== nickel ==
==> flow/design.v <==
module master (
	input wire clk,
	input wire rst_n,
	input wire [4:0] paddr,
	input wire [31:0] pwdata,
	input wire pwrite_in,
	input wire pready,
	output reg psel,
	output reg penable,
	output reg pwrite,
	output reg [4:0] paddr_out,
	output reg [31:0] pwdata_out
);
reg [1:0] state, next_state;
localparam IDLE = 2'b00;
localparam SETUP = 2'b01;
localparam ACCESS = 2'b10;
localparam WAIT = 2'b11;
always @(posedge clk or negedge rst_n) begin
	if(!rst_n) begin
		state <= IDLE;
	end else begin
		state <= next_state;
	end
end
always @(*) begin
	case (state)
		IDLE: begin
			next_state <=  SETUP; 
		end
		SETUP: begin
			next_state <= ACCESS;
		end
		ACCESS: begin
			next_state <= (pready) ? IDLE : WAIT;
		end
		WAIT: begin
			next_state <= (pready) ? IDLE : WAIT;
		end
	endcase
end
always @(posedge clk or negedge rst_n) begin
	if(!rst_n) begin
		psel <= 1'b0;
		penable <= 1'b0;
		pwrite <= 1'b0;
		paddr_out = 5'h00;
		pwdata_out = 32'h00000000;
	end else begin
		case (state) 
			IDLE: begin
				psel <= 1'b0;
				penable <= 1'b0;
				pwrite <= 1'b0;
			end
			SETUP: begin
				psel <= 1'b1;
				pwrite <= pwrite_in;
			end
			ACCESS: begin
				penable <= 1'b1;
				if(!pready) begin
					paddr_out <= paddr;
					pwdata_out <= pwdata;
				end 
			end
			WAIT: begin	
				if(!pready) begin
					paddr_out <= paddr;
					pwdata_out <= pwdata;
				end
			end
		endcase
	end
end	
endmodule
module slave (
	input wire clk,
	input wire rst_n,
	input wire psel,
	input wire penable,
	input wire pwrite,
	input wire [4:0] paddr,
	input wire [31:0] pwdata,
	output reg pready,
	output reg [31:0] data
);
reg [1:0] state, next_state;
reg [31:0] memory[31:0];
integer i;
reg [2:0] slave_time;
localparam IDLE = 2'b00;
localparam SETUP = 2'b01;
localparam ACCESS = 2'b10;
always @(posedge clk or negedge rst_n) begin
	if(!rst_n) begin
		state <= IDLE;
	end else begin
		state <= next_state;
	end
end
always @(*) begin
	case (state) 
		IDLE: next_state <= (psel) ? SETUP : IDLE; 
		SETUP: next_state <= (psel && penable) ? ACCESS : SETUP;
		ACCESS: next_state <= IDLE;
		default: next_state <= IDLE;
	endcase
end
always @(posedge clk or negedge rst_n) begin
	if(!rst_n) begin
		pready <= 1'b0;
		data <= 32'h00000000;
		for(i = 0; i < 32; i = i + 1) begin
			memory[i] <= 32'h00000000;
		end
		slave_time <= 3'b000;
	end else begin
		if(state == ACCESS) begin
			if(slave_time == 3'b100) begin
				if(pwrite) begin
					memory[paddr] <= pwdata;
					pready <= 1'b1;
					data <= 32'h00000000;
				end else begin
					data <= memory[paddr];
					pready <= 1'b1;
				end
				slave_time <= 3'b000;
			end else begin
				slave_time <= slave_time + 1'b1;
			end
		end else begin
			pready <= 1'b0;
		end
	end
end
endmodule
module top(
	input wire clk,
	input wire rst_n,
	input wire [4:0] paddr,
	input wire [31:0] pwdata,
	input wire pwrite_in,
	output reg [31:0] data,
	output reg pready
);
wire psel, penable, pwrite, pready_internal;
wire [4:0] paddr_internal;
wire [31:0] pwdata_internal, data_out;
master ic1 (
	.clk(clk),
	.rst_n(rst_n),
	.paddr(paddr),
	.pwdata(pwdata),
	.pwrite_in(pwrite_in),
	.pready(pready_internal),
	.psel(psel),
	.penable(penable),
	.pwrite(pwrite),
	.paddr_out(paddr_internal),
	.pwdata_out(pwdata_internal)
);
slave ic2 (
	.clk(clk),
	.rst_n(rst_n),
	.psel(psel),
	.penable(penable),
	.pwrite(pwrite),
	.paddr(paddr_internal),
	.pwdata(pwdata_internal),
	.pready(pready_internal),
	.data(data_out)
);
always @(*) begin
	pready <= pready_internal;
	data <= data_out;
end
endmodule
==> flow/config.mk <==
export PLATFORM = sky130hd
export DESIGN_NAME = top
export DESIGN_NICKNAME = top
export VERILOG_FILES = /design/flow/design.v
export SDC_FILE = /design/flow/constraint.sdc
export NUM_CORES = 4
export LEC_CHECK = 0
export CAP_MARGIN = 20
export CORE_MARGIN = 2
export CORE_UTILIZATION = 72
export CTS_CLUSTER_DIAMETER = 45
export CTS_CLUSTER_SIZE = 22
export GPL_TIMING_DRIVEN = 1
export PLACE_DENSITY_LB_ADDON = 0.29
export SETUP_SLACK_MARGIN = 0.49
export SLEW_MARGIN = 25
==> flow/constraint.sdc <==
create_clock -name core_clock -period 3.91 [get_ports {clk}]
set_input_delay 0.7820 -clock core_clock [delete_from_list [all_inputs] [get_ports {clk}]]
set_output_delay 0.7820 -clock core_clock [all_outputs]
set_load 0.01 [all_outputs]
run.sh (not shown) runs the stock make flow with config.mk's settings and CLKGATE_MAP_FILE=.
--- input diff nickel..maple ---
# nickel
export LEC_CHECK = 0
export CAP_MARGIN = 20
export CORE_MARGIN = 2
export CORE_UTILIZATION = 72
export CTS_CLUSTER_DIAMETER = 45
export CTS_CLUSTER_SIZE = 22
export GPL_TIMING_DRIVEN = 1
export PLACE_DENSITY_LB_ADDON = 0.29
export SETUP_SLACK_MARGIN = 0.49
export SLEW_MARGIN = 25
create_clock -name core_clock -period 3.91 [get_ports {clk}]
# maple
export LEC_CHECK = 0
export CAP_MARGIN = 20
export CORE_MARGIN = 2
export CORE_UTILIZATION = 67
export CTS_CLUSTER_SIZE = 95
export PLACE_DENSITY = 0.6
export SLEW_MARGIN = 20
create_clock -name core_clock -period 7.37 [get_ports {clk}]
- [maple vs nickel] global-route total usage across every layer: lower in maple
- maple vs nickel — number of clock buffers in the layout rose about 30%.
- The higher smallest setup slack after layout came out of maple.
- Sequential share of layout area for maple is higher than for nickel.
- The overall via count from detail_route in maple sits 1,661 below the value recorded for nickel.
- Global routing met1 resource utilization ends up lower on maple.
- Wire length in maple is 6.0 mm below nickel.
- maple: total power is about 50% lower than what nickel reported.
Here is what was changed in the inputs of lagoon compared with maple.
# maple
export LEC_CHECK = 0
export CAP_MARGIN = 20
export CORE_MARGIN = 2
export CORE_UTILIZATION = 67
export CTS_CLUSTER_SIZE = 95
export PLACE_DENSITY = 0.6
export SLEW_MARGIN = 20
create_clock -name core_clock -period 7.37 [get_ports {clk}]
# lagoon
export LEC_CHECK = 0
export CAP_MARGIN = 20
export CORE_MARGIN = 2
export CORE_UTILIZATION = 66
export GPL_TIMING_DRIVEN = 1
export PLACE_DENSITY_LB_ADDON = 0.24
export SETUP_SLACK_MARGIN = -0.19
export SLEW_MARGIN = 25
create_clock -name core_clock -period 2.71 [get_ports {clk}]
### Flow results
lagoon completed end to end; final checks failed (negative setup slack). The power share of the sequential group of maple and that of lagoon are within noise of each other. Total power: lagoon above maple. The die of lagoon is larger than the one used in maple. Cell area, lagoon and maple, lower one = maple. Placement-stage cell area on lagoon is up relative to maple.
The inputs of yarrow differ from those of lagoon as listed below.
# lagoon
export LEC_CHECK = 0
export CAP_MARGIN = 20
export CORE_MARGIN = 2
export CORE_UTILIZATION = 66
export GPL_TIMING_DRIVEN = 1
export PLACE_DENSITY_LB_ADDON = 0.24
export SETUP_SLACK_MARGIN = -0.19
export SLEW_MARGIN = 25
create_clock -name core_clock -period 2.71 [get_ports {clk}]
# yarrow
export LEC_CHECK = 0
export ABC_AREA = 1
export CAP_MARGIN = 20
export CORE_MARGIN = 2
export CORE_UTILIZATION = 72
export CTS_CLUSTER_DIAMETER = 392
export PLACE_DENSITY = 0.6
export SLEW_MARGIN = 20
create_clock -name core_clock -period 2.17 [get_ports {clk}]
Findings:
What the final checks of lagoon revealed, after a flow that finished every stage, was a layout that fails on negative setup slack.
yarrow completed end to end; final checks failed (negative setup slack).
Share of power burned in combinational logic: lagoon vs yarrow, no meaningful difference
Changes observed in yarrow relative to lagoon: initial antenna violation count climbed 6; portion of netlist area occupied by mux cells saw a decrease; total negative slack down 8.19 ns.
Count of filler cells inserted in the layout, yarrow vs lagoon: down by more than 10%


Starts from the design.v that is shown in full above.
clock: 5.14 ns
lec_check: 0
abc_area: 1
cap_margin: 20
core_aspect_ratio: 1.51
core_margin: 7
core_utilization: 46
cts_cluster_size: 31
gpl_timing_driven: 0
max_routing_layer: met4
min_routing_layer: met2
place_density_lb_addon: 0.24
setup_slack_margin: 0.61
slew_margin: 5
tns_end_percent: 65
The baseline died in global routing (5_1_grt) (GRT-0116).
Edit:
CORE_ASPECT_RATIO = unset   (was 1.51)
CORE_MARGIN = 2   (was 7)
CORE_UTILIZATION = 72   (was 46)
CTS_CLUSTER_DIAMETER = 393   (was unset)
CTS_CLUSTER_SIZE = 15   (was 31)
GPL_TIMING_DRIVEN = unset   (was 0)
MAX_ROUTING_LAYER = unset   (was met4)
MIN_ROUTING_LAYER = unset   (was met2)
PLACE_DENSITY_LB_ADDON = 0.07   (was 0.24)
SETUP_SLACK_MARGIN = -0.2   (was 0.61)
SLEW_MARGIN = 20   (was 5)
TNS_END_PERCENT = unset   (was 65)
clock period = 2.17 ns   (was 5.14 ns; I/O delays follow)
With this change the flow finished but failed the layout checks on negative setup slack.
Die size drops by 40%.
Synthesized area does not change.
Synthesized cell count stays the same.
Power is estimated from default activity; no workload was simulated.
